==> design/flow/design.v <==
module pow2_LUT(
    input logic [1:0] selector, 
    output logic [31:0] out
);
always_comb 
begin
    case(selector)
        2'b00: out = 32'b1_0000000000000000000000000000000;
        2'b01: out = 32'b0_1101011101000100111111001100101;
        2'b10: out = 32'b0_1011010100000100111100110011001;
        2'b11: out = 32'b0_1001100000110111111100000101000;
        default: out = 'b0;
    endcase
end
endmodule
module LPW_pow2 #(
    parameter POW_FW = 15, 
    parameter POW_BW = 16,
    parameter BW = 8, 
    parameter FW = 2
)(
    input [BW-1:0] vec_in,
    output [POW_BW-1:0] vec_out
);
wire [BW-1:FW] int_part;
wire [FW-1:0] frac_part;
wire [BW-1:FW] shift_int;
wire [31:0] LUT_out;
wire [31:0] LUT_inter;
wire [BW-1:0] comp_in;
assign comp_in = ~vec_in + 1;
assign int_part = comp_in[BW-1:FW];
assign frac_part = comp_in[FW-1:0];
pow2_LUT LUT(
    .selector(frac_part),
    .out(LUT_out)
);
assign LUT_inter = LUT_out >> int_part;
assign vec_out = LUT_inter[31:16];
endmodule
module pow2 #(
    parameter BW = 8,
    parameter VEC_SIZE = 5,
    parameter FW = 2,
    parameter POW_BW = 16,
    parameter POW_FW = 15
)(
    input [VEC_SIZE-1:0][BW-1:0] vec_in,
    input [BW-1:0] max_in,
    output [VEC_SIZE-1:0][POW_BW-1:0] pow_out
);
wire [VEC_SIZE-1:0][BW-1:0] normed_in;
genvar i;
generate
    for(i = 0; i < VEC_SIZE; i++)
    begin : c
        assign normed_in[i] = vec_in[i] - max_in;
    end
endgenerate
generate
    for (i = 0; i < VEC_SIZE; i++)
    begin : pow_gen
        LPW_pow2 #(.BW(BW), .FW(FW), .POW_BW(POW_BW), .POW_FW(POW_FW)) power_linear (
            .vec_in(normed_in[i]),
            .vec_out(pow_out[i])
        );
    end
endgenerate
endmodule
module int_max #(
    parameter BW = 8,
    parameter FW = 2,
    parameter VEC_SIZE = 5
    )(
    input wire [VEC_SIZE-1:0][BW-1:0] int_max_in,
    output wire [BW-1:0] max_out
);
wire [2*VEC_SIZE-1:1][BW-1:0] int_max_tree;
function [BW-1:0] ciel;
    input [BW-1:0] in_val;
    begin
        if(in_val[FW-1:0] != 0)
        begin
            ciel = {in_val[BW-1:FW], 2'b00} + {{BW-3{1'b0}},3'b100};
        end
        else
        begin
            ciel = {in_val[BW-1:FW], 2'b00};
        end
    end
endfunction
genvar i;
generate
    for(i = 0; i < VEC_SIZE; i = i + 1)
    begin : base
        assign int_max_tree[i + VEC_SIZE] = ciel(int_max_in[i]);
    end
    for(i = VEC_SIZE-1; i > 0; i = i - 1)
    begin : rest
        assign int_max_tree[i] = ($signed(int_max_tree[i*2]) < $signed(int_max_tree[i*2 + 1]))? int_max_tree[i*2+1] : int_max_tree[i*2];
    end
endgenerate
assign max_out = int_max_tree[1];
endmodule
module reduction #(
    parameter BW = 16,
    parameter FW = 15,
    parameter OUT_BW = 16,
    parameter OUT_FW = 6,
    parameter VEC_SIZE = 5
)(
    input wire [VEC_SIZE-1:0][BW-1:0] vec_in,
    output wire [OUT_BW-1:0] vec_out
);
    wire [2*VEC_SIZE-1:1][31:0] tree;
    genvar i;
    generate
        for(i = 0; i < VEC_SIZE; i++)
        begin : a
            assign tree[i + VEC_SIZE] = {{(32-BW){1'b0}}, vec_in[i]};
        end
        for(i = VEC_SIZE-1; i > 0; i--)
        begin : b
            assign tree[i] = tree[2*i] + tree[2*i+1];
        end
    endgenerate
    assign vec_out = tree[1][24:9];
endmodule
module unnormed_softmax #(
    parameter BW = 8,
    parameter FW = 2,
    parameter POW_BW = 16,
    parameter POW_FW = 15,
    parameter ACCUM_BW = 16,
    parameter ACCUM_FW = 6,
    parameter VEC_SIZE = 4
)(
    input [VEC_SIZE-1:0][BW-1:0] vec_in,
    output [VEC_SIZE-1:0][POW_BW-1:0] vec_out,
    output [BW-1:0] max_out,
    output [ACCUM_BW-1:0] sum_out
);
    wire [BW-1:0] max_val;
    int_max #(.BW(BW), .FW(FW), .VEC_SIZE(VEC_SIZE)) max_instance(
        .int_max_in(vec_in),
        .max_out(max_val)
    );
    wire [VEC_SIZE-1:0][POW_BW-1:0] pow_vals;
    pow2 #( .BW(BW), .VEC_SIZE(VEC_SIZE), .FW(FW), .POW_BW(POW_BW), .POW_FW(POW_FW)) pow_2_unit(
        .vec_in(vec_in),
        .max_in(max_val),
        .pow_out(pow_vals)
    );
    wire [ACCUM_BW-1:0] sum;
    reduction #(.BW(POW_BW), .FW(POW_FW), .OUT_BW(ACCUM_BW), .OUT_FW(ACCUM_FW), .VEC_SIZE(VEC_SIZE)) accum_unit(
        .vec_in(pow_vals),
        .vec_out(sum)
    );
    assign vec_out = pow_vals;
    assign sum_out = sum;
    assign max_out = max_val;
endmodule
module reciep_MLUT (
    input logic [3:0] selector,
    output logic [15:0] value
);
always_comb 
begin  
    case(selector)
        'd0: value = 16'b1000000001000001;
        'd1: value = 16'b1111111111100000;
        'd2: value = 16'b1111111111110110;
        'd3: value = 16'b1111111111111011;
        'd4: value = 16'b1111111111111101;
        'd5: value = 16'b1111111111111110;
        'd6: value = 16'b1111111111111111;
        'd7: value = 16'b1111111111111111;
        'd8: value = 16'b0;
        'd9: value = 16'b0; 
        default:
        value = 'b0;
    endcase
end
endmodule
module reciep_CLUT (
    input logic [3:0] selector,
    output logic [31:0] value
);
always_comb 
begin  
    case(selector)
        'd0: value = 32'b00000000000111111111111111000000;
        'd1: value = 32'b00000000000000000001100000000000;
        'd2: value = 32'b00000000000000000000110101010101;
        'd3: value = 32'b00000000000000000000100101010101;
        'd4: value = 32'b00000000000000000000011100110011;
        'd5: value = 32'b00000000000000000000010111011101;
        'd6: value = 32'b00000000000000000000010001001001;
        'd7: value = 32'b00000000000000000000110101010101;
        'd8: value = 32'b00000000000000000000001111000111;
        'd9: value = 32'b00000000000000000000001101100000;
        default:
        value = 'b0;
    endcase
end
endmodule
module norm #(
    parameter BW = 8,
    parameter ACCUM_BW = 16,
    parameter ACCUM_FW = 6,
    parameter VEC_SIZE = 10
)(
    input [VEC_SIZE-1:0][ACCUM_BW-1:0] vec_in,
    input [ACCUM_BW-1:0] denom_in,
    input [BW-1:0] max,
    output [VEC_SIZE-1:0][31:0] vec_out
);
logic [3:0] sel_wire;
assign sel_wire = denom_in[ACCUM_FW+3:ACCUM_FW];
wire [15:0] m_val;
wire [31:0] c_val;
wire [31:0] reciep_val_mult;
wire [31:0] reciep_val;
reciep_MLUT MLUT(
    .selector(sel_wire),
    .value(m_val)
);
reciep_CLUT CLUT(
    .selector(sel_wire),
    .value(c_val)
);
assign reciep_val_mult = m_val *  denom_in;
assign reciep_val = reciep_val_mult + c_val;
wire [VEC_SIZE-1:0][31:0] div_out;
genvar i;
generate
    for(i = 0; i < VEC_SIZE; i++) 
    begin : a
        assign div_out[i] = vec_in[i] * reciep_val;
    end
endgenerate
generate
    for(i = 0; i < VEC_SIZE; i++) 
    begin : p
        assign vec_out[i] = div_out[i];
    end
endgenerate
endmodule
module softermax #(
    parameter BW = 8,
    parameter FW = 2,
    parameter POW_BW = 16,
    parameter POW_FW = 6,
    parameter ACCUM_BW = 16,
    parameter ACCUM_FW = 6,
    parameter VEC_SIZE = 10
)(
    input clk,
    input  [VEC_SIZE*BW-1:0] unnormed_in,
    output [VEC_SIZE*32-1:0] final_softmax
);
    logic [ACCUM_BW-1:0] sum_out;
    logic [VEC_SIZE-1:0][POW_BW-1:0] pow_out;
    logic [BW-1:0] max_out;
    logic [ACCUM_BW-1:0] sum_out_q;
    logic [VEC_SIZE-1:0][POW_BW-1:0] pow_out_q;
    logic [BW-1:0] max_out_q;
    logic [VEC_SIZE-1:0][31:0] soft_out;
    logic [VEC_SIZE-1:0][31:0] soft_out_q;
    logic [VEC_SIZE-1:0][BW-1:0] unnormed_in_q;
    always_ff @(posedge clk)
    begin
        unnormed_in_q <= unnormed_in;
        sum_out_q <= sum_out;
        pow_out_q <= pow_out;
        max_out_q <= max_out;
        soft_out_q <= soft_out;
    end
    unnormed_softmax #(.VEC_SIZE(VEC_SIZE), .BW(BW), .FW(FW), .POW_BW(POW_BW), .POW_FW(POW_FW), .ACCUM_BW(ACCUM_BW), .ACCUM_FW(ACCUM_FW)) unnormed_instance(
        .vec_in(unnormed_in_q),
        .vec_out(pow_out),
        .sum_out(sum_out),
        .max_out(max_out)
    );
    norm #(.VEC_SIZE(VEC_SIZE), .BW(BW), .ACCUM_BW(ACCUM_BW), .ACCUM_FW(ACCUM_FW)) norm_unit(
        .vec_in(pow_out_q),
        .denom_in(sum_out_q),
        .max(max_out_q),
        .vec_out(soft_out)
    );
    assign final_softmax = soft_out_q;
endmodule
==> design/flow/run.sh <==
#!/bin/bash
# the make line also repeats each setting of config.mk as NAME=value (left out here)
make -C /OpenROAD-flow-scripts/flow DESIGN_CONFIG=/design/flow/config.mk WORK_HOME=/design/flow/orfs CLKGATE_MAP_FILE= finish
==> design/flow/config.mk <==
export PLATFORM = sky130hd
export DESIGN_NAME = softermax
export DESIGN_NICKNAME = softermax
export VERILOG_FILES = /design/flow/design.v
export SDC_FILE = /design/flow/constraint.sdc
export NUM_CORES = 4
export LEC_CHECK = 0
export CAP_MARGIN = 20
export CORE_MARGIN = 2
export CORE_UTILIZATION = 65
export SLEW_MARGIN = 20
==> design/flow/constraint.sdc <==
create_clock -name core_clock -period 14.0 [get_ports {clk}]
set_input_delay 2.8000 -clock core_clock [delete_from_list [all_inputs] [get_ports {clk}]]
set_output_delay 2.8000 -clock core_clock [all_outputs]
set_load 0.01 [all_outputs]
==> results.yml, run 1 <==
# yosys + openroad results
placement:
  place_hpwl_um: 335000
  io_buffers: 400
  place_congestion: 0.973
  dpl_cell_area_um2: 161000
  place_inst: 20108
synthesis:
  flop_cell: "dfxtp_1"
  synth-adder-area-share_pct: 53.4
  ys_warn_count: 5
  synthesis.instances: 16380
  ys_sh_simple_pct: 16.7
  common_cells: "3512 x inv_1, 3253 x fa_1, 2945 x nand2_1"
  async_flop_share_pct: 0
  edf_count: 0
  synth.most_common_cell: "inv_1"
  topCombFamilyByArea: "adder cells"
  top_area_share_pct: 44.8
  syn-num-nets: 20711
  yosys-top-cells-area: "fa_1 45%, inv_1 9.1%, ha_1 8.6%"
  synth_area_um2: 145000
  synth_area_per_cell_um2: 8.87
  synth_seq_share_pct: 8.16
  largest_area_cell: "fa_1"
  ys_types: 98
  yosysCellCount: 16380
  ys.flops: 592
  aoi_share_pct: 4.80
  mux_share_pct: 1.09
  ys_sh_xor_pct: 4.48
  ys_chip_area_um2: 145000
setup_path:
  crit_path_max_incr_delay_ns: 0.49
  path_depth: 88
  worstReg2RegStart: "unnormed_in_q[66]"
  cp_num_buf_inv: 15
  worstSetupPathType: "reg -> reg"
  crit_start: "unnormed_in_q[66]"
  arrival_ns: 17.47
  startpoint_type: "register"
  worst_r2r_path_depth: 88
  crit_path_top_delay_cell: "fa_1"
  rr_endpoint: "norm_unit.c_val[8]"
  endpoint: "norm_unit.c_val[8]"
  crit_path_frequent_cell: "inv_1"
  cp_data_required_time_ns: 14.62
  r2r_setup_slack_ns: -2.85
  endpoint_kind: "register"
  path_delay_family: "AND-OR/OR-AND gates"
  cp_max_fo: 9
cts:
  clkLatencyLatePin_ns: 0.76
  clk_pin_slew_ns: 0.06
  clock_path_buffers: 3
  h-tree-depth: 3
  cts_tree: "yes"
  clock_sinks: 592
  cts_root_buf: "clkbuf_16"
  cts_inserted_buffers: 79
sta:
  slew_headroom_pct: 17.7
  min_period_ns: 16.85
  setup-violations-final: 32
  tightest_slew_ns: 1.23
  skew_ns: 0.0352
  fin_hold_ws_ns: 0.682
  final.period_utilization_pct: 120
  finalWorstSetupSlack_ns: -2.85
  hold_violations: 0
  maxSlewViolCount: 0
  rsz0062_at_grt: "yes"
  fmax_mhz: 59.4
global_routing:
  grt_max_degree: 97
  antenna_found_initial: 35
  gr-usage-met1_pct: 50.6
  grt_pass1_wl_um: 703000
  grt_util_met2_pct: 64.6
  overflow: 0
  grtUsageTotal_pct: 39.6
  grt_pass1_vias: 129259
  globalRoute.busiestLayer: "met2"
  grtUsageMet3_pct: 7.99
run_status:
  failed_checks: "setup timing"
  status: "complete, but fails checks"
floorplanning:
  dieWidth_um: 477
  fp_util_pct: 65.4
  io_pins: 401
  chip_area_um2: 227000
  die_y_um: 477
  design.core.area_um2: 222000
  rows: 173
cells_and_area:
  area_growth_pct: 13.4
  nets: 21610
  stdcell_count: 20357
  final_area_um2: 165000
detailed_routing:
  vias_per_cell: 5.71
  wl_um: 436000
  drc: 0
  ant_nets: 0
  wl_per_cell_um: 21.4
  drtIter0Drc: 9222
  drt_pass1_iterations: 8
  num_vias: 116143
run:
  maxCapViolations: 0
  warnings: 91
worst_hold_path:
  worstHoldStart: "pow_out_q[128]"
  min_to: "soft_out_q[256]"
  hp-class: "reg -> reg"
  min_delay_path_depth: 1
==> metal layers <==
metal	vias up	share of wire, %
met1	58495	37
met5	-	0.026
met3	1451	10
met2	6251	47
met4	16	5.7
li1	49930	-
==> layout make-up <==
class                           instances  area, um2
Timing Repair Buffer                 1706      14500
Fill cell                           16173      57600
Inverter                             3515      13200
Sequential cell                       592      11900
Clock inverter                         49        601
Timing Repair inverter                  1       7.51
Clock buffer                           98       2210
Antenna cell                           37       92.6
Tap cell                             2975       3720
Multi-Input combinational cell      11384     118000
==> metrics by stage <==
step / worst slack, ns / util, % / TNS (ns)
2_1_floorplan: -2.24 / - / -52.95
3_3_place_gp: -2.85 / 72.2 / -77.98
3_5_place_dp: -3.20 / 72.2 / -89.90
4_1_cts: -2.59 / 73.8 / -69.76
5_1_grt: -3.60 / 74.1 / -100.79
6_report: -2.85 / 74.1 / -76.75
==> what timing repair did <==
item,in CTS,in global routing
pin swaps,36,43
gates cloned,2,0
hold buffers,0,0
gates resized,84,79
setup buffers,43,22
setup endpoints to repair,33,42
==> inputs of run 2 (changes only) <==
Settings changed: CORE_UTILIZATION 65 to 70, MAX_ROUTING_LAYER from default to met4.
Clock period 14.0 ns to 13.5 ns, I/O delays scaled along.
==> run 2 against run 1 <==
Effect of this change:
- routed wire length up 4.6%
- worst hold slack better by 0.099 ns
- synthesized cell count unchanged
- maximum frequency up 1.2%
- largest cell class unchanged
- die area down 7.1%
- non-clock buffer count up 130
- via count up 3.7%
- the layout still fails its checks (setup timing)
==> results.yml, run 2 <==
# yosys + openroad results
cts:
  cts_tree: "yes"
  cts_root_buf: "clkbuf_16"
  h-tree-depth: 3
  clock_path_buffers: 3
  clock_sinks: 592
  clk_pin_slew_ns: 0.06
  cts_inserted_buffers: 78
  cts_hold_repair.buffers: 0
  clkLatencyLatePin_ns: 0.77
synthesis:
  syn-num-nets: 20711
  synth_seq_share_pct: 8.16
  mux_share_pct: 1.09
  synth_area_um2: 145000
  ys_chip_area_um2: 145000
  flop_cell: "dfxtp_1"
  synth.most_common_cell: "inv_1"
  synth_area_per_cell_um2: 8.87
  ys_warn_count: 5
  yosys-top-cells-area: "fa_1 45%, inv_1 9.1%, ha_1 8.6%"
  common_cells: "3512 x inv_1, 3253 x fa_1, 2945 x nand2_1"
  yosysCellCount: 16380
  synth-adder-area-share_pct: 53.4
  largest_area_cell: "fa_1"
  ys.flops: 592
  edf_count: 0
  aoi_share_pct: 4.80
  synthesis.instances: 16380
  top_area_share_pct: 44.8
  ys_sh_xor_pct: 4.48
  ys_sh_simple_pct: 16.7
  topCombFamilyByArea: "adder cells"
  async_flop_share_pct: 0
  ys_types: 98
placement:
  place_inst: 19975
  io_buffers: 400
  place_hpwl_um: 349000
  dpl_cell_area_um2: 161000
  place_congestion: 0.991
detailed_routing:
  drt_pass1_iterations: 12
  ant_nets: 0
  wl_per_cell_um: 22.6
  drc: 0
  num_vias: 120461
  vias_per_cell: 5.96
  wl_um: 456000
  drtIter0Drc: 11555
sta:
  hold_violations: 0
  fmax_mhz: 60.1
  tightest_slew_ns: 1.24
  slew_headroom_pct: 17.0
  min_period_ns: 16.65
  skew_ns: 0.0611
  rsz0062_at_grt: "yes"
  finalWorstSetupSlack_ns: -3.15
  maxSlewViolCount: 0
  final.period_utilization_pct: 123
  setup-violations-final: 32
  fin_hold_ws_ns: 0.781
cells_and_area:
  final_area_um2: 166000
  final_core_utilization_pct: 80.1
  area_growth_pct: 14.0
  seq_area_um2: 11900
  logic_area_um2: 119000
  fillers: 12373
  nets: 21737
  stdcell_count: 20208
worst_hold_path:
  hp-class: "reg -> reg"
  worstHoldStart: "pow_out_q[32]"
  min_to: "soft_out_q[64]"
  min_delay_path_depth: 2
setup_path:
  path_depth: 87
  cp_data_required_time_ns: 14.13
  startpoint_type: "register"
  path_delay_family: "AND-OR/OR-AND gates"
  crit_start: "unnormed_in_q[66]"
  crit_path_frequent_cell: "a21oi_2"
  rr_endpoint: "norm_unit.c_val[8]"
  arrival_ns: 17.27
  worstReg2RegStart: "unnormed_in_q[66]"
  endpoint: "norm_unit.c_val[8]"
  cp_num_buf_inv: 15
  worst_r2r_path_depth: 87
  cp_max_fo: 8
  r2r_setup_slack_ns: -3.15
  worstSetupPathType: "reg -> reg"
  crit_path_max_incr_delay_ns: 0.49
  crit_path_top_delay_cell: "fa_1"
  endpoint_kind: "register"
floorplanning:
  chip_area_um2: 211000
  fp_util_pct: 70.3
  dieWidth_um: 460
  io_pins: 401
  rows: 167
  design.core.area_um2: 207000
  die_y_um: 460
run:
  maxCapViolations: 0
  warnings: 95
global_routing:
  grt_util_met2_pct: 70.5
  grt_max_degree: 113
  globalRoute.busiestLayer: "met2"
  grt_pass1_wl_um: 721000
  overflow: 0
  grt_pass1_vias: 136155
  grtUsageTotal_pct: 45.5
  antenna_found_initial: 20
  gr-usage-met1_pct: 53.2
  grtUsageMet3_pct: 12.0
run_status:
  failed_checks: "setup timing"
  status: "complete, but fails checks"
run 2: cell type report:
class                           count  area share (%)
Multi-Input combinational cell  11383            71.7
Timing Repair Buffer             1836            9.39
Inverter                         3515            7.98
Sequential cell                   592            7.17
Tap cell                         2704            2.04
Clock buffer                       96            1.28
Clock inverter                     46           0.359
Antenna cell                       36          0.0544
run 2: per-stage QoR:
step | setup slack (ns) | TNS (ns)
final | -3.15 | -89.66
after global routing | -3.98 | -111.55
after detailed placement | -3.64 | -103.69
after floorplan | -2.74 | -68.95
after global placement | -3.35 | -93.50
after CTS | -3.03 | -82.48
run 2: metal layers:
metal  vias to the layer above  wire, um
met5                         -         0
met3                      2728     55800
met2                      8257    209000
met4                         0     34600
li1                      50191         -
met1                     59285    157000
run 2: what timing repair did:
item | CTS | global route
setup endpoints to repair | 41 | 45
gates resized | 105 | 120
buffers inserted | 21 | 34
pin swaps | 55 | 104
gates cloned | 0 | 1
==> inputs of run 3 (changes only) <==
Settings changed: CAP_MARGIN 20 to 10, CORE_ASPECT_RATIO from default to 0.52, CORE_UTILIZATION 70 to 72, MAX_ROUTING_LAYER met4 to default, PLACE_DENSITY from default to 0.67.
Clock period 13.5 ns to 9.5 ns, I/O delays scaled along.
==> run 3 against run 2 <==
Effect of this change:
- the run now fails in global routing
- area after synthesis unchanged
- synthesized cell count unchanged
- die area decreased by 2.7%
==> results.yml, run 3 <==
# yosys + openroad results
floorplanning:
  fp_util_pct: 72.7
  rows: 118
  die_y_um: 328
  io_pins: 401
  dieWidth_um: 627
  design.core.area_um2: 200000
  chip_area_um2: 206000
synthesis:
  topCombFamilyByArea: "adder cells"
  synth_area_um2: 145000
  ys_chip_area_um2: 145000
  ys_types: 98
  mux_share_pct: 1.09
  async_flop_share_pct: 0
  largest_area_cell: "fa_1"
  synth_seq_share_pct: 8.16
  synth_area_per_cell_um2: 8.87
  top_area_share_pct: 44.8
  common_cells: "3512 x inv_1, 3253 x fa_1, 2945 x nand2_1"
  ys_warn_count: 5
  yosys-top-cells-area: "fa_1 45%, inv_1 9.1%, ha_1 8.6%"
  synth.most_common_cell: "inv_1"
  synthesis.instances: 16380
  ys_sh_simple_pct: 16.7
  synth-adder-area-share_pct: 53.4
  aoi_share_pct: 4.80
  edf_count: 0
  ys.flops: 592
  yosysCellCount: 16380
  syn-num-nets: 20711
  flop_cell: "dfxtp_1"
  ys_sh_xor_pct: 4.48
cts:
  cts_inserted_buffers: 68
  h-tree-depth: 3
  clock_sinks: 592
  cts_root_buf: "clkbuf_16"
  clock_path_buffers: 3
placement:
  place_hpwl_um: 450000
  dpl_cell_area_um2: 172000
  place_ws_ns: -8.06
  io_buffers: 400
  place_congestion: 1.04
global_routing:
  overflow: 813
  grtUsageTotal_pct: 73.9
run_status:
  status: "aborted with a tool error"
  lastStage: "global routing"
  firstError: "[ERROR GRT-0116] Global routing finished with congestion. Check the congestion regions in the DRC Viewer."
run 3: routing by layer:
metal  GRT usage (%)  GRT overflow
met2            86.5           313
met5            39.1            18
met1            77.9           107
met3            61.8           172
met4            65.0           203
run 3: what timing repair did:
action | CTS
cloned | 3
endpoints found under the setup margin | 392
resized | 270
hold endpoints to repair | 0
hold buffers | 0
pin swaps | 168
buffers inserted | 77
run 3: through the flow:
step                hold WS, ns  instances  setup TNS (ns)  utilization (%)
floorplan                 0.554      16380         -322.02                -
global placement          0.755      20964         -546.96             86.0
detailed placement        0.786      20964         -689.30             86.0
CTS                       0.800      21165         -578.98             88.2
==> inputs of run 4 (changes only) <==
Settings changed: CAP_MARGIN 10 to 20, CORE_ASPECT_RATIO 0.52 to default, CORE_UTILIZATION 72 to 66, PLACE_DENSITY 0.67 to default.
Clock period 9.5 ns to 14.3 ns, I/O delays scaled along.
==> run 4 against run 3 <==
Effect of this change:
- now fails the layout checks on setup timing
- die area increased by 8.9%
- area after synthesis stayed put
- synthesized cell count unchanged
==> results.yml, run 4 <==
# yosys + openroad results
run_status:
  status: "complete, but fails checks"
  failed_checks: "setup timing"
synthesis:
  mux_share_pct: 1.09
  synth_area_um2: 145000
  yosys-top-cells-area: "fa_1 45%, inv_1 9.1%, ha_1 8.6%"
  edf_count: 0
  syn-num-nets: 20711
  flop_cell: "dfxtp_1"
  synth_seq_share_pct: 8.16
  synth_area_per_cell_um2: 8.87
  topCombFamilyByArea: "adder cells"
  ys_warn_count: 5
  largest_area_cell: "fa_1"
  ys_types: 98
  yosysCellCount: 16380
  ys_sh_xor_pct: 4.48
  ys_chip_area_um2: 145000
  ys.flops: 592
  aoi_share_pct: 4.80
  ys_sh_simple_pct: 16.7
  common_cells: "3512 x inv_1, 3253 x fa_1, 2945 x nand2_1"
  top_area_share_pct: 44.8
  synth.most_common_cell: "inv_1"
  async_flop_share_pct: 0
  synthesis.instances: 16380
  synth-adder-area-share_pct: 53.4
sta:
  tightest_slew_ns: 1.25
  setup-violations-final: 32
  rsz0062_at_grt: "yes"
  fin_hold_ws_ns: 0.790
  hold_violations: 0
  skew_ns: 0.0394
  setup_tns_ns: -67.13
  slew_headroom_pct: 16.3
  finalWorstSetupSlack_ns: -2.50
  final.period_utilization_pct: 117
  maxSlewViolCount: 0
  fmax_mhz: 59.5
  min_period_ns: 16.80
setup_path:
  crit_start: "unnormed_in_q[73]"
  arrival_ns: 17.40
  crit_path_frequent_cell: "buf_4"
  worst_r2r_path_depth: 92
  endpoint: "norm_unit.c_val[8]"
  r2r_setup_slack_ns: -2.50
  worstSetupPathType: "reg -> reg"
  worstReg2RegStart: "unnormed_in_q[73]"
  crit_path_max_incr_delay_ns: 0.52
  crit_path_top_delay_cell: "fa_1"
  startpoint_type: "register"
  cp_num_buf_inv: 19
  path_delay_family: "AND-OR/OR-AND gates"
  endpoint_kind: "register"
  rr_endpoint: "norm_unit.c_val[8]"
  path_depth: 92
  cp_max_fo: 7
  cp_data_required_time_ns: 14.91
floorplanning:
  die_y_um: 473
  rows: 172
  design.core.area_um2: 219000
  dieWidth_um: 473
  fp_util_pct: 66.3
  io_pins: 401
  chip_area_um2: 224000
worst_hold_path:
  worstHoldStart: "pow_out_q[144]"
  min_delay_path_depth: 2
  min_to: "soft_out_q[288]"
  hp-class: "reg -> reg"
global_routing:
  grt_pass1_wl_um: 693000
  antenna_found_initial: 21
  overflow: 0
  grt_pass1_vias: 128177
  grtUsageTotal_pct: 39.9
  grt_max_degree: 100
run:
  warnings: 91
  maxCapViolations: 0
detailed_routing:
  ant_nets: 0
  drt_pass1_iterations: 8
  wl_per_cell_um: 21.4
  drc: 0
  num_vias: 116134
  wl_um: 432000
  vias_per_cell: 5.75
  drtIter0Drc: 9548
cts:
  clkLatencyLatePin_ns: 0.76
  clock_sinks: 592
  cts_inserted_buffers: 81
  clock_path_buffers: 3
  clk_pin_slew_ns: 0.06
  cts_hold_repair.buffers: 0
  cts_tree: "yes"
  h-tree-depth: 3
  cts_root_buf: "clkbuf_16"
cells_and_area:
  final_core_utilization_pct: 75.2
  nets: 21564
  fillers: 15552
  area_growth_pct: 13.5
placement:
  io_buffers: 400
  place_congestion: 0.952
  place_hpwl_um: 329000
  place_ws_ns: -2.95
## run 4: repair_timing
action                                  4_1_cts  5_1_grt
gates cloned                                  2        2
endpoints found under the setup margin       32       42
buffers inserted                             68       31
pin swaps                                    65       47
gates resized                               171      141
## run 4: layout make-up
| cell class | instances | area, um2 | share of cell area (%) |
|---|---|---|---|
| clock buffer | 95 | 2160 | 1.31 |
| tap | 2871 | 3590 | 2.18 |
| sequential | 592 | 11900 | 7.21 |
| inverter | 3515 | 13200 | 8.02 |
| clock inverter | 53 | 632 | 0.383 |
| multi-input combinational | 11384 | 119000 | 72.2 |
| antenna | 22 | 55.1 | 0.0334 |
| timing repair buffer | 1659 | 14300 | 8.65 |
## run 4: routing by layer
layer	up-vias	share of wire, %	track usage, %	wire, um
met5	-	0.011	0	49
met4	8	5.4	18.8	23500
met3	1523	11	8.15	45400
met2	6449	47	64.3	201000
met1	58309	37	51.8	162000
li1	49845	-	-	-
## run 4: stage by stage
stage          cells  cell area [um2]
6_report       20191           165000
5_1_grt        20185           165000
4_1_cts        20135           164000
3_5_place_dp   19919           160000
3_3_place_gp   19919           160000
2_1_floorplan  16380           146000
==> inputs of run 5 (changes only) <==
Settings changed: CELL_PAD_IN_SITES_GLOBAL_PLACEMENT from default to 2, CORE_UTILIZATION 66 to 40, CTS_CLUSTER_DIAMETER from default to 107, MIN_ROUTING_LAYER from default to met1, SLEW_MARGIN 20 to 25.
Clock period 14.3 ns to 22.7 ns, I/O delays scaled along.
==> run 5 against run 4 <==
Effect of this change:
- the run now finishes clean
- clock skew grew 0.086 ns
- routed wire length grew 11%
- first-iteration DRC count shrank 39%
==> results.yml, run 5 <==
# yosys + openroad results
synthesis:
  edf_count: 0
  ys_sh_simple_pct: 16.7
  synth.most_common_cell: "inv_1"
  async_flop_share_pct: 0
  synth_area_per_cell_um2: 8.87
  ys_sh_xor_pct: 4.48
  syn-num-nets: 20711
  aoi_share_pct: 4.80
  largest_area_cell: "fa_1"
  top_area_share_pct: 44.8
  flop_cell: "dfxtp_1"
  ys_types: 98
  synthesis.instances: 16380
  ys_warn_count: 5
  synth_area_um2: 145000
  ys_chip_area_um2: 145000
  mux_share_pct: 1.09
  topCombFamilyByArea: "adder cells"
  yosysCellCount: 16380
  synth_seq_share_pct: 8.16
  yosys-top-cells-area: "fa_1 45%, inv_1 9.1%, ha_1 8.6%"
  common_cells: "3512 x inv_1, 3253 x fa_1, 2945 x nand2_1"
  synth-adder-area-share_pct: 53.4
  ys.flops: 592
floorplanning:
  rows: 221
  fp_util_pct: 40.1
  chip_area_um2: 368000
  io_pins: 401
  dieWidth_um: 607
  design.core.area_um2: 362000
  die_y_um: 607
sta:
  slew_headroom_pct: 22.9
  final.period_utilization_pct: 92.0
  min_period_ns: 20.89
  hold_violations: 0
  skew_ns: 0.126
  setup_tns_ns: 0
  rsz0062_at_grt: "no"
  fmax_mhz: 47.9
  setup-violations-final: 0
  maxSlewViolCount: 0
  tightest_slew_ns: 1.16
setup_path:
  crit_path_top_delay_cell: "xor2_1"
  crit_path_frequent_cell: "inv_1"
  crit_path_max_incr_delay_ns: 0.78
  worstReg2RegStart: "unnormed_in_q[64]"
  path_depth: 86
  endpoint: "norm_unit.c_val[8]"
  r2r_setup_slack_ns: 1.81
  worstSetupPathType: "reg -> reg"
  arrival_ns: 21.58
  rr_endpoint: "norm_unit.c_val[8]"
  path_delay_family: "AND-OR/OR-AND gates"
  worst_r2r_path_depth: 86
  endpoint_kind: "register"
  crit_start: "unnormed_in_q[64]"
  cp_max_fo: 13
  startpoint_type: "register"
  cp_data_required_time_ns: 23.39
  cp_num_buf_inv: 12
cts:
  cts_root_buf: "clkbuf_16"
  clkLatencyLatePin_ns: 0.89
  clock_path_buffers: 4
  clock_sinks: 592
  cts_hold_repair.buffers: 0
  cts_inserted_buffers: 98
  h-tree-depth: 3
  cts_tree: "yes"
  clk_pin_slew_ns: 0.06
  cts.repair.resized: 0
  postCtsSetupBuffers: 0
placement:
  place_hpwl_um: 369000
  place_congestion: 0.928
  io_buffers: 400
detailed_routing:
  wl_per_cell_um: 22.7
  drtIter0Drc: 5802
  wl_um: 481000
  num_vias: 107401
  ant_nets: 0
  vias_per_cell: 5.07
  drt_pass1_iterations: 5
  drc: 0
run:
  maxCapViolations: 0
  warnings: 88
worst_hold_path:
  min_delay_path_depth: 2
  worstHoldStart: "pow_out_q[32]"
  min_to: "soft_out_q[64]"
  hp-class: "reg -> reg"
run_status:
  status: "finished clean"
cells_and_area:
  nets: 20602
  fillers: 35819
  area_growth_pct: 8.88
global_routing:
  overflow: 0
  antenna_found_initial: 41
  grt_pass1_vias: 117577
  grt_pass1_wl_um: 744000
  grt_max_degree: 84
  grtUsageTotal_pct: 26.8
## run 5: per-stage QoR
step           util (%)  std cells  worst slack (ns)  cell area (um2)  hold slack, ns
2_1_floorplan         -      16380              4.75           145000           0.571
3_3_place_gp       42.7      20962              2.07           155000           0.809
3_5_place_dp       42.7      20965              1.78           155000           0.807
4_1_cts            43.7      21140              1.67           158000           0.808
5_1_grt            43.7      21176             0.238           158000           0.833
6_report           43.7      21183              1.81           158000           0.820
## run 5: cell type report
type                       count  area, um2  share of cell area, %
tap                         4794       6000                   3.79
sequential                   592      11900                   7.52
clock inverter                57        731                  0.462
antenna                       43        108                 0.0680
clock buffer                 118       2670                   1.69
multi-input combinational  11383     117000                   74.2
inverter                    3515      13200                   8.34
timing repair buffer         681       6260                   3.96
## run 5: per-layer routing
layer	share of wire (%)	vias to the layer above	global-route usage (%)
met5	0.0027	-	0
met4	2.6	2	6.25
met3	4.6	420	2.92
met2	47	2628	44.4
met1	45	56397	37.7
li1	-	47954	-
==> inputs of run 6 (changes only) <==
Settings changed: CAP_MARGIN 20 to 10, CELL_PAD_IN_SITES_GLOBAL_PLACEMENT 2 to default, CORE_UTILIZATION 40 to 70, CTS_CLUSTER_DIAMETER 107 to default, CTS_CLUSTER_SIZE from default to 35, MIN_ROUTING_LAYER met1 to default, SLEW_MARGIN 25 to 20.
Clock period 22.7 ns to 14.6 ns, I/O delays scaled along.
==> run 6 against run 5 <==
Effect of this change:
- now fails the layout checks on setup timing
- register-to-register slack worse by 4.0 ns
- area after synthesis stayed put
- final cell count is 6.5% lower
- global-route usage is 15 points higher
- worst hold slack worse by 0.016 ns
- critical path depth is 4 higher
- highest routed layer unchanged
==> results.yml, run 6 <==
# yosys + openroad results
run_status:
  status: "complete, but fails checks"
  failed_checks: "setup timing"
cts:
  cts_root_buf: "clkbuf_16"
  clock_path_buffers: 3
  cts_hold_repair.buffers: 0
  clock_sinks: 592
  clk_pin_slew_ns: 0.07
  h-tree-depth: 3
  clkLatencyLatePin_ns: 0.77
  cts_tree: "yes"
  cts_inserted_buffers: 79
sta:
  maxSlewViolCount: 0
  tightest_slew_ns: 1.22
  fin_hold_ws_ns: 0.804
  hold_violations: 0
  skew_ns: 0.0604
  finalWorstSetupSlack_ns: -2.19
  rsz0062_at_grt: "yes"
  final.period_utilization_pct: 115
  setup_tns_ns: -62.16
  min_period_ns: 16.79
  setup-violations-final: 32
  slew_headroom_pct: 18.5
  fmax_mhz: 59.6
cells_and_area:
  nets: 21348
  stdcell_count: 19800
  area_growth_pct: 11.7
setup_path:
  cp_num_buf_inv: 13
  startpoint_type: "register"
  cp_max_fo: 6
  path_depth: 90
  crit_start: "unnormed_in_q[74]"
  crit_path_top_delay_cell: "fa_1"
  worstSetupPathType: "reg -> reg"
  arrival_ns: 17.48
  r2r_setup_slack_ns: -2.19
  rr_endpoint: "norm_unit.c_val[6]"
  worstReg2RegStart: "unnormed_in_q[74]"
  worst_r2r_path_depth: 90
  crit_path_max_incr_delay_ns: 0.51
  endpoint: "norm_unit.c_val[6]"
  endpoint_kind: "register"
  cp_data_required_time_ns: 15.29
  path_delay_family: "adder cells"
  crit_path_frequent_cell: "a21oi_2"
floorplanning:
  chip_area_um2: 211000
  dieWidth_um: 460
  die_y_um: 460
  io_pins: 401
  rows: 167
  design.core.area_um2: 207000
  fp_util_pct: 70.3
synthesis:
  synth_area_per_cell_um2: 8.87
  ys_warn_count: 5
  edf_count: 0
  async_flop_share_pct: 0
  common_cells: "3512 x inv_1, 3253 x fa_1, 2945 x nand2_1"
  synth-adder-area-share_pct: 53.4
  ys_sh_simple_pct: 16.7
  ys_chip_area_um2: 145000
  synthesis.instances: 16380
  syn-num-nets: 20711
  top_area_share_pct: 44.8
  aoi_share_pct: 4.80
  ys.flops: 592
  flop_cell: "dfxtp_1"
  ys_types: 98
  topCombFamilyByArea: "adder cells"
  synth.most_common_cell: "inv_1"
  mux_share_pct: 1.09
  ys_sh_xor_pct: 4.48
  yosysCellCount: 16380
  largest_area_cell: "fa_1"
  yosys-top-cells-area: "fa_1 45%, inv_1 9.1%, ha_1 8.6%"
  synth_area_um2: 145000
  synth_seq_share_pct: 8.16
detailed_routing:
  wl_um: 433000
  drt_pass1_iterations: 8
  wl_per_cell_um: 21.9
  drc: 0
  drtIter0Drc: 10183
  num_vias: 116893
  ant_nets: 0
  vias_per_cell: 5.90
run:
  maxCapViolations: 0
  warnings: 97
worst_hold_path:
  min_to: "soft_out_q[64]"
  min_delay_path_depth: 2
  worstHoldStart: "pow_out_q[32]"
  hp-class: "reg -> reg"
placement:
  place_inst: 19549
  place_hpwl_um: 328000
  io_buffers: 400
  place_congestion: 0.987
global_routing:
  overflow: 0
  antenna_found_initial: 28
  grt_pass1_wl_um: 693000
  grt_pass1_vias: 130020
  grtUsageTotal_pct: 42.3
  grt_max_degree: 113
-- run 6: metrics by stage --
stage | area (um2) | worst slack [ns] | utilization (%)
finish | 162000 | -2.19 | 78.6
global route | 162000 | -2.98 | 78.5
CTS | 161000 | -1.81 | 78.0
detailed placement | 158000 | -2.49 | 76.4
global placement | 158000 | -2.14 | 76.4
floorplan | 146000 | -1.64 | -
-- run 6: timing repair --
| item | CTS | global route |
|---|---|---|
| buffers inserted | 43 | 51 |
| resized | 102 | 154 |
| endpoints found under the setup margin | 32 | 38 |
| pin swaps | 72 | 75 |
| gates cloned | 2 | 0 |
-- run 6: final cells by class --
cell class                      instances  area, um2
Multi-Input combinational cell      11384     119000
Fill cell                           13445      44300
Inverter                             3515      13200
Timing Repair Buffer                 1445      12500
Sequential cell                       592      11900
Tap cell                             2704       3380
Clock buffer                           92       2110
Clock inverter                         50        493
Antenna cell                           18       45.0
-- run 6: metal layers --
layer  vias to the layer above  global-route usage [%]  wire [um]
li1                      49390                       -          -
met1                     58132                    52.8     154000
met2                      7366                    67.5     201000
met3                      1979                    10.6      49800
met4                        26                    23.7      28300
met5                         -                       0        179
==> inputs of run 7 (changes only) <==
Settings changed: CAP_MARGIN 10 to 20, CORE_UTILIZATION 70 to 72, CTS_CLUSTER_DIAMETER from default to 282, CTS_CLUSTER_SIZE 35 to 93, PLACE_DENSITY from default to 0.43, SETUP_SLACK_MARGIN from default to 2.82.
Clock period 14.6 ns to 9.49 ns, I/O delays scaled along.
==> run 7 against run 6 <==
Effect of this change:
- the flow now stops in global routing
- die area fell by 2.8%
- area after synthesis did not move
- synthesized cell count did not move
==> results.yml, run 7 <==
# yosys + openroad results
run_status:
  status: "aborted with a tool error"
  lastStage: "global routing"
synthesis:
  ys_sh_xor_pct: 4.48
  synth_area_um2: 145000
  largest_area_cell: "fa_1"
  ys_types: 98
  common_cells: "3512 x inv_1, 3253 x fa_1, 2945 x nand2_1"
  synth-adder-area-share_pct: 53.4
  synthesis.instances: 16380
  yosysCellCount: 16380
  yosys-top-cells-area: "fa_1 45%, inv_1 9.1%, ha_1 8.6%"
  synth_seq_share_pct: 8.16
  async_flop_share_pct: 0
  ys_chip_area_um2: 145000
  ys_warn_count: 5
  mux_share_pct: 1.09
  aoi_share_pct: 4.80
  ys.flops: 592
  edf_count: 0
  synth.most_common_cell: "inv_1"
  top_area_share_pct: 44.8
  ys_sh_simple_pct: 16.7
  synth_area_per_cell_um2: 8.87
  syn-num-nets: 20711
  flop_cell: "dfxtp_1"
  topCombFamilyByArea: "adder cells"
floorplanning:
  dieWidth_um: 453
  fp_util_pct: 72.6
  rows: 164
  io_pins: 401
  chip_area_um2: 205000
  die_y_um: 453
  design.core.area_um2: 200000
cts:
  cts_inserted_buffers: 14
  clock_sinks: 592
  h-tree-depth: 1
  cts_hold_repair.buffers: 0
  cts_root_buf: "clkbuf_16"
  clock_path_buffers: 3
placement:
  dpl_cell_area_um2: 172000
  io_buffers: 400
  place_congestion: 1.04
  place_hpwl_um: 424000
  place_inst: 20917
-- run 7: metrics by stage --
step                      worst slack [ns]  TNS (ns)  hold WS [ns]
after detailed placement             -7.80   -670.10         0.770
after CTS                            -6.91   -611.22         0.775
after floorplan                      -6.75   -324.42         0.554
after global placement               -7.41   -566.18         0.752
-- run 7: repair_timing --
action,CTS
gates cloned,1
endpoints found under the setup margin,462
setup buffers,71
pin swaps,82
resized,166
==> inputs of run 8 (changes only) <==
Settings changed: CORE_UTILIZATION 72 to 40, CTS_CLUSTER_DIAMETER 282 to default, CTS_CLUSTER_SIZE 93 to default, PLACE_DENSITY 0.43 to default, SETUP_SLACK_MARGIN 2.82 to default.
Clock period 9.49 ns to 17.5 ns, I/O delays scaled along.
==> run 8 against run 7 <==
Effect of this change:
- now clean on timing, DRC and antenna
- synthesized cell count is the same
- area after synthesis is the same
- die area grew 79%
==> results.yml, run 8 <==
# yosys + openroad results
worst_hold_path:
  min_delay_path_depth: 1
  hp-class: "reg -> reg"
  worstHoldStart: "pow_out_q[128]"
  min_to: "soft_out_q[256]"
floorplanning:
  fp_util_pct: 40.1
  dieWidth_um: 607
  chip_area_um2: 368000
  rows: 221
  die_y_um: 607
  io_pins: 401
  design.core.area_um2: 362000
cells_and_area:
  nets: 20895
  seq_area_um2: 11900
  final_core_utilization_pct: 44.5
  area_growth_pct: 11.0
  logic_area_um2: 118000
  fillers: 35456
  stdcell_count: 21442
setup_path:
  rr_endpoint: "norm_unit.c_val[8]"
  cp_max_fo: 8
  cp_data_required_time_ns: 18.22
  worstReg2RegStart: "unnormed_in_q[49]"
  path_depth: 92
  crit_start: "unnormed_in_q[49]"
  r2r_setup_slack_ns: 0.64
  worstSetupPathType: "reg -> reg"
  endpoint_kind: "register"
  crit_path_frequent_cell: "inv_1"
  arrival_ns: 17.57
  worst_r2r_path_depth: 92
  endpoint: "norm_unit.c_val[8]"
  cp_num_buf_inv: 19
  crit_path_top_delay_cell: "fa_1"
  crit_path_max_incr_delay_ns: 0.56
  path_delay_family: "adder cells"
  startpoint_type: "register"
synthesis:
  ys_sh_xor_pct: 4.48
  flop_cell: "dfxtp_1"
  yosys-top-cells-area: "fa_1 45%, inv_1 9.1%, ha_1 8.6%"
  syn-num-nets: 20711
  ys_chip_area_um2: 145000
  async_flop_share_pct: 0
  synth.most_common_cell: "inv_1"
  ys_warn_count: 5
  synth-adder-area-share_pct: 53.4
  ys_sh_simple_pct: 16.7
  synthesis.instances: 16380
  top_area_share_pct: 44.8
  ys_types: 98
  synth_area_um2: 145000
  aoi_share_pct: 4.80
  edf_count: 0
  synth_seq_share_pct: 8.16
  synth_area_per_cell_um2: 8.87
  common_cells: "3512 x inv_1, 3253 x fa_1, 2945 x nand2_1"
  topCombFamilyByArea: "adder cells"
  yosysCellCount: 16380
  largest_area_cell: "fa_1"
  ys.flops: 592
  mux_share_pct: 1.09
detailed_routing:
  wl_um: 431000
  drc: 0
  drtIter0Drc: 6736
  vias_per_cell: 5.07
  wl_per_cell_um: 20.1
  ant_nets: 0
  num_vias: 108780
  drt_pass1_iterations: 6
cts:
  clock_sinks: 592
  h-tree-depth: 3
  cts_root_buf: "clkbuf_16"
  cts_inserted_buffers: 86
  cts_tree: "yes"
  clock_path_buffers: 4
  clk_pin_slew_ns: 0.06
  clkLatencyLatePin_ns: 0.88
global_routing:
  grt_pass1_wl_um: 684000
  grt_max_degree: 116
  antenna_found_initial: 42
  overflow: 0
  grt_pass1_vias: 116022
  grtUsageTotal_pct: 24.1
sta:
  tightest_slew_ns: 1.21
  fmax_mhz: 59.3
  skew_ns: 0.0926
  setup-violations-final: 0
  hold_violations: 0
  rsz0062_at_grt: "yes"
  min_period_ns: 16.86
  final.period_utilization_pct: 96.3
  slew_headroom_pct: 18.5
  maxSlewViolCount: 0
run:
  warnings: 93
  maxCapViolations: 0
placement:
  place_inst: 21223
  io_buffers: 400
  place_congestion: 0.916
  place_hpwl_um: 326000
run_status:
  status: "finished clean"
==> run 8: metal layers <==
metal / share of wire, % / track usage (%) / vias up
met2: 47 / 39.7 / 3260
met3: 6.0 / 2.56 / 597
met1: 43 / 33.2 / 56428
met4: 3.7 / 8.19 / 8
met5: 0.013 / 0 / -
li1: - / - / 48487
==> run 8: layout make-up <==
| type | instances | area share, % |
|---|---|---|
| Clock inverter | 44 | 0.426 |
| Antenna cell | 21 | 0.0326 |
| Inverter | 3515 | 8.19 |
| Tap cell | 4794 | 3.72 |
| Timing Repair Buffer | 986 | 5.43 |
| Sequential cell | 592 | 7.37 |
| Multi-Input combinational cell | 11383 | 73.3 |
| Clock buffer | 107 | 1.49 |
==> run 8: through the flow <==
stage               hold WS (ns)  instance area [um2]  setup TNS (ns)  setup WS [ns]
global placement           0.777               157000           -3.66         -0.427
detailed placement         0.778               157000           -6.55         -0.581
CTS                        0.803               160000               0         0.0113
finish                     0.789               161000               0          0.643
floorplan                  0.571               145000               0        0.00489
global route               0.804               161000           -1.08         -0.230
==> run 8: repair_timing <==
action                     4_1_cts  5_1_grt
setup endpoints to repair       21       29
hold buffers                     0        0
pin swaps                       14       82
setup buffers                    9       38
gates resized                   38      188
==> inputs of run 9 (changes only) <==
Settings changed: CAP_MARGIN 20 to 10, CORE_UTILIZATION 40 to 72, CTS_CLUSTER_SIZE from default to 35, SLEW_MARGIN 20 to 35.
Clock period 17.5 ns to 9.52 ns, I/O delays scaled along.
==> run 9 against run 8 <==
Effect of this change:
- the flow now stops in global routing
- area after synthesis unchanged
- die area decreased by 44%
- synthesized cell count unchanged
==> results.yml, run 9 <==
# yosys + openroad results
synthesis:
  ys_sh_xor_pct: 4.48
  synth_area_um2: 145000
  ys_chip_area_um2: 145000
  mux_share_pct: 1.09
  syn-num-nets: 20711
  topCombFamilyByArea: "adder cells"
  ys.flops: 592
  synthesis.instances: 16380
  ys_warn_count: 5
  ys_sh_simple_pct: 16.7
  synth_area_per_cell_um2: 8.87
  synth_seq_share_pct: 8.16
  synth-adder-area-share_pct: 53.4
  aoi_share_pct: 4.80
  ys_types: 98
  yosysCellCount: 16380
  yosys-top-cells-area: "fa_1 45%, inv_1 9.1%, ha_1 8.6%"
  top_area_share_pct: 44.8
  edf_count: 0
  async_flop_share_pct: 0
  common_cells: "3512 x inv_1, 3253 x fa_1, 2945 x nand2_1"
  flop_cell: "dfxtp_1"
  largest_area_cell: "fa_1"
  synth.most_common_cell: "inv_1"
placement:
  dpl_cell_area_um2: 172000
  place_congestion: 1.01
  io_buffers: 400
  place_hpwl_um: 424000
  place_inst: 20918
  place_ws_ns: -7.75
floorplanning:
  io_pins: 401
  die_y_um: 453
  design.core.area_um2: 200000
  dieWidth_um: 453
  chip_area_um2: 205000
  rows: 164
  fp_util_pct: 72.6
run_status:
  lastStage: "global routing"
  status: "aborted with a tool error"
  firstError: "[ERROR GRT-0116] Global routing finished with congestion. Check the congestion regions in the DRC Viewer."
cts:
  cts_hold_repair.buffers: 0
  clock_path_buffers: 3
  clock_sinks: 592
  h-tree-depth: 3
  cts_inserted_buffers: 79
  cts_root_buf: "clkbuf_16"
global_routing:
  overflow: 750
  grtUsageTotal_pct: 77.3
run 9: routing by layer:
metal	track usage, %	GRT overflow
met2	90.7	271
met5	54.5	9
met3	68.8	173
met4	71.5	226
met1	75.5	71
run 9: through the flow:
stage                     setup TNS [ns]
after floorplan                  -318.29
after global placement           -502.62
after detailed placement         -637.51
after CTS                        -583.92
run 9: repair_timing:
item                                    in CTS
resized                                    159
endpoints found under the setup margin     401
hold endpoints to repair                     0
pin swaps                                   61
buffers inserted                            40
==> inputs of run 10 (changes only) <==
Settings changed: CAP_MARGIN 10 to 20, CELL_PAD_IN_SITES_GLOBAL_PLACEMENT from default to 3, CORE_ASPECT_RATIO from default to 1.03, CORE_MARGIN 2 to 4, CORE_UTILIZATION 72 to 18, CTS_CLUSTER_DIAMETER from default to 227, CTS_CLUSTER_SIZE 35 to default, GPL_ROUTABILITY_DRIVEN from default to 0, MIN_ROUTING_LAYER from default to met2, SETUP_SLACK_MARGIN from default to 4.48, SLEW_MARGIN 35 to 30.
Clock period 9.52 ns to 22.7 ns, I/O delays scaled along.
==> run 10 against run 9 <==
Effect of this change:
- now clean on timing, DRC and antenna
- die area grew to 4.0 times the previous value
- synthesized cell count is the same
- area after synthesis is the same
==> results.yml, run 10 <==
# yosys + openroad results
run_status:
  status: "finished clean"
synthesis:
  ys_chip_area_um2: 145000
  synthesis.instances: 16380
  ys_sh_simple_pct: 16.7
  syn-num-nets: 20711
  aoi_share_pct: 4.80
  ys.flops: 592
  async_flop_share_pct: 0
  ys_sh_xor_pct: 4.48
  synth-adder-area-share_pct: 53.4
  yosys-top-cells-area: "fa_1 45%, inv_1 9.1%, ha_1 8.6%"
  largest_area_cell: "fa_1"
  ys_types: 98
  edf_count: 0
  top_area_share_pct: 44.8
  synth_area_per_cell_um2: 8.87
  topCombFamilyByArea: "adder cells"
  mux_share_pct: 1.09
  synth_seq_share_pct: 8.16
  ys_warn_count: 5
  common_cells: "3512 x inv_1, 3253 x fa_1, 2945 x nand2_1"
  synth_area_um2: 145000
  flop_cell: "dfxtp_1"
  yosysCellCount: 16380
  synth.most_common_cell: "inv_1"
setup_path:
  worst_r2r_path_depth: 89
  cp_data_required_time_ns: 23.54
  crit_start: "unnormed_in_q[56]"
  path_depth: 89
  r2r_setup_slack_ns: 5.17
  endpoint: "norm_unit.c_val[8]"
  worstReg2RegStart: "unnormed_in_q[56]"
  path_delay_family: "adder cells"
  crit_path_top_delay_cell: "fa_2"
  worstSetupPathType: "reg -> reg"
  arrival_ns: 18.37
  endpoint_kind: "register"
  crit_path_max_incr_delay_ns: 0.61
  cp_num_buf_inv: 16
  crit_path_frequent_cell: "inv_1"
  cp_max_fo: 6
  rr_endpoint: "norm_unit.c_val[8]"
  startpoint_type: "register"
cts:
  clock_path_buffers: 4
  clkLatencyLatePin_ns: 0.99
  cts_hold_repair.buffers: 0
  h-tree-depth: 3
  cts_root_buf: "clkbuf_16"
  clock_sinks: 592
  clk_pin_slew_ns: 0.06
  cts_inserted_buffers: 99
  cts_tree: "yes"
floorplanning:
  design.core.area_um2: 804000
  io_pins: 401
  fp_util_pct: 18.1
  rows: 334
  dieWidth_um: 893
  chip_area_um2: 822000
  die_y_um: 920
cells_and_area:
  final_area_um2: 169000
  final_core_utilization_pct: 21.0
  fillers: 89196
  nets: 20774
  seq_area_um2: 11900
  area_growth_pct: 16.1
  logic_area_um2: 118000
detailed_routing:
  num_vias: 145195
  wl_per_cell_um: 21.0
  wl_um: 576000
  drtIter0Drc: 12546
  drt_pass1_iterations: 8
  drc: 0
  ant_nets: 0
  vias_per_cell: 5.29
global_routing:
  grt_max_degree: 76
  overflow: 0
  grtUsageTotal_pct: 21.0
  grt_pass1_vias: 180431
  antenna_found_initial: 9
  grt_pass1_wl_um: 847000
sta:
  rsz0062_at_grt: "yes"
  tightest_slew_ns: 1.21
  skew_ns: 0.142
  fmax_mhz: 57.1
  setup-violations-final: 0
  setup_tns_ns: 0
  hold_violations: 0
  final.period_utilization_pct: 77.2
  maxSlewViolCount: 0
  min_period_ns: 17.53
  slew_headroom_pct: 19.0
placement:
  io_buffers: 400
  dpl_cell_area_um2: 163000
  place_hpwl_um: 438000
worst_hold_path:
  hp-class: "reg -> reg"
  min_to: "soft_out_q[0]"
  min_delay_path_depth: 1
  worstHoldStart: "pow_out_q[0]"
run:
  maxCapViolations: 0
  warnings: 88
## run 10: final cells by class
cell class / count / share of cell area [%]
Multi-Input combinational cell: 11383 / 70.2
Tap cell: 10752 / 7.98
Inverter: 3515 / 7.83
Sequential cell: 592 / 7.08
Timing Repair Buffer: 852 / 4.55
Clock buffer: 119 / 1.59
Clock inverter: 60 / 0.448
Antenna cell: 192 / 0.285
## run 10: through the flow
step                worst slack, ns  instances  hold slack, ns
finish                         5.17      27465           0.838
global route                   4.30      27279           0.859
CTS                            4.48      27225           0.894
detailed placement             2.10      27001           0.845
global placement               1.94      27001           0.844
floorplan                      4.75      16380           0.571
## run 10: routing by layer
| metal | vias up | track usage (%) | wire [um] |
|---|---|---|---|
| met3 | 1687 | 31.8 | 265000 |
| met5 | - | 3.99 | 2410 |
| li1 | 48236 | - | - |
| met1 | 54804 | - | 0 |
| met2 | 40388 | 23.7 | 289000 |
| met4 | 80 | 1.48 | 19100 |
## run 10: repair_timing
item                                    CTS  global route
gates resized                           114           111
endpoints found under the setup margin   31            28
gates cloned                              0             0
pin swaps                                24            47
buffers inserted                         45            46
==> inputs of run 11 (changes only) <==
Settings changed: CAP_MARGIN 20 to 0, CELL_PAD_IN_SITES_DETAIL_PLACEMENT from default to 0, CELL_PAD_IN_SITES_GLOBAL_PLACEMENT 3 to 1, CORE_ASPECT_RATIO 1.03 to 1.68, CORE_MARGIN 4 to 2, CORE_UTILIZATION 18 to 64, CTS_CLUSTER_DIAMETER 227 to 89, CTS_CLUSTER_SIZE from default to 51, GPL_ROUTABILITY_DRIVEN 0 to 1, GPL_TIMING_DRIVEN from default to 0, MAX_ROUTING_LAYER from default to met4, MIN_ROUTING_LAYER met2 to default, PLACE_DENSITY from default to 0.6, SETUP_SLACK_MARGIN 4.48 to 2.04, SLEW_MARGIN 30 to 20.
Clock period 22.7 ns to 15.5 ns, I/O delays scaled along.
==> run 11 against run 10 <==
Effect of this change:
- the flow now stops in global routing
- die area decreased by 72%
- synthesized cell count unchanged
- area after synthesis stayed put
==> results.yml, run 11 <==
# yosys + openroad results
floorplanning:
  chip_area_um2: 231000
  design.core.area_um2: 226000
  dieWidth_um: 372
  io_pins: 401
  fp_util_pct: 64.4
  die_y_um: 622
  rows: 226
synthesis:
  top_area_share_pct: 44.8
  syn-num-nets: 20711
  largest_area_cell: "fa_1"
  edf_count: 0
  ys_types: 98
  topCombFamilyByArea: "adder cells"
  mux_share_pct: 1.09
  synth-adder-area-share_pct: 53.4
  async_flop_share_pct: 0
  yosys-top-cells-area: "fa_1 45%, inv_1 9.1%, ha_1 8.6%"
  aoi_share_pct: 4.80
  ys_sh_simple_pct: 16.7
  synthesis.instances: 16380
  flop_cell: "dfxtp_1"
  ys_sh_xor_pct: 4.48
  synth.most_common_cell: "inv_1"
  ys_warn_count: 5
  synth_area_per_cell_um2: 8.87
  synth_area_um2: 145000
  ys_chip_area_um2: 145000
  yosysCellCount: 16380
  common_cells: "3512 x inv_1, 3253 x fa_1, 2945 x nand2_1"
  ys.flops: 592
  synth_seq_share_pct: 8.16
placement:
  dpl_cell_area_um2: 155000
  place_congestion: 1.21
  place_inst: 19782
  place_hpwl_um: 506000
  io_buffers: 400
  place_ws_ns: -5.06
cts:
  cts_inserted_buffers: 31
  clock_sinks: 592
  cts_root_buf: "clkbuf_16"
  cts_hold_repair.buffers: 0
  h-tree-depth: 1
  clock_path_buffers: 3
run_status:
  lastStage: "global routing"
  status: "aborted with a tool error"
-- run 11: timing repair --
item | in CTS
cloned | 3
endpoints found under the setup margin | 173
buffers inserted | 165
pin swaps | 149
resized | 596
-- run 11: through the flow --
step / hold WS [ns] / TNS [ns]
4_1_cts: 0.741 / -49.81
3_3_place_gp: 0.746 / -172.06
3_5_place_dp: 0.741 / -151.50
2_1_floorplan: 0.571 / -8.41
==> inputs of run 12 (changes only) <==
Settings changed: CAP_MARGIN 0 to 20, CELL_PAD_IN_SITES_GLOBAL_PLACEMENT 1 to default, CORE_ASPECT_RATIO 1.68 to default, CORE_UTILIZATION 64 to 72, CTS_CLUSTER_DIAMETER 89 to 43, CTS_CLUSTER_SIZE 51 to 36, GPL_TIMING_DRIVEN 0 to 1, MAX_ROUTING_LAYER met4 to default, SETUP_SLACK_MARGIN 2.04 to 2.73, SLEW_MARGIN 20 to 10.
Clock period 15.5 ns to 9.49 ns, I/O delays scaled along.
==> run 12 against run 11 <==
Effect of this change:
- the run fails in clock tree synthesis
- area after synthesis is the same
- synthesized cell count is the same
- die area shrank 11%
==> results.yml, run 12 <==
# yosys + openroad results
placement:
  place_congestion: 1.04
  place_hpwl_um: 424000
  io_buffers: 400
  place_inst: 20917
  dpl_cell_area_um2: 172000
synthesis:
  ys_warn_count: 5
  synthesis.instances: 16380
  synth.most_common_cell: "inv_1"
  ys_sh_simple_pct: 16.7
  topCombFamilyByArea: "adder cells"
  mux_share_pct: 1.09
  largest_area_cell: "fa_1"
  aoi_share_pct: 4.80
  ys_chip_area_um2: 145000
  edf_count: 0
  ys_types: 98
  synth_area_per_cell_um2: 8.87
  yosysCellCount: 16380
  syn-num-nets: 20711
  yosys-top-cells-area: "fa_1 45%, inv_1 9.1%, ha_1 8.6%"
  common_cells: "3512 x inv_1, 3253 x fa_1, 2945 x nand2_1"
  synth-adder-area-share_pct: 53.4
  ys.flops: 592
  synth_seq_share_pct: 8.16
  ys_sh_xor_pct: 4.48
  synth_area_um2: 145000
  async_flop_share_pct: 0
  top_area_share_pct: 44.8
  flop_cell: "dfxtp_1"
run_status:
  lastStage: "clock tree synthesis"
  status: "aborted with a tool error"
  firstError: "[ERROR DPL-0033] detailed placement checks failed during check placement."
floorplanning:
  design.core.area_um2: 200000
  die_y_um: 453
  dieWidth_um: 453
  chip_area_um2: 205000
  io_pins: 401
  fp_util_pct: 72.6
  rows: 164
## run 12: per-stage QoR
| step | utilization [%] | setup WS (ns) | setup TNS (ns) |
|---|---|---|---|
| floorplan | - | -6.75 | -324.42 |
| global placement | 85.8 | -7.41 | -566.18 |
| detailed placement | 85.8 | -7.80 | -670.10 |
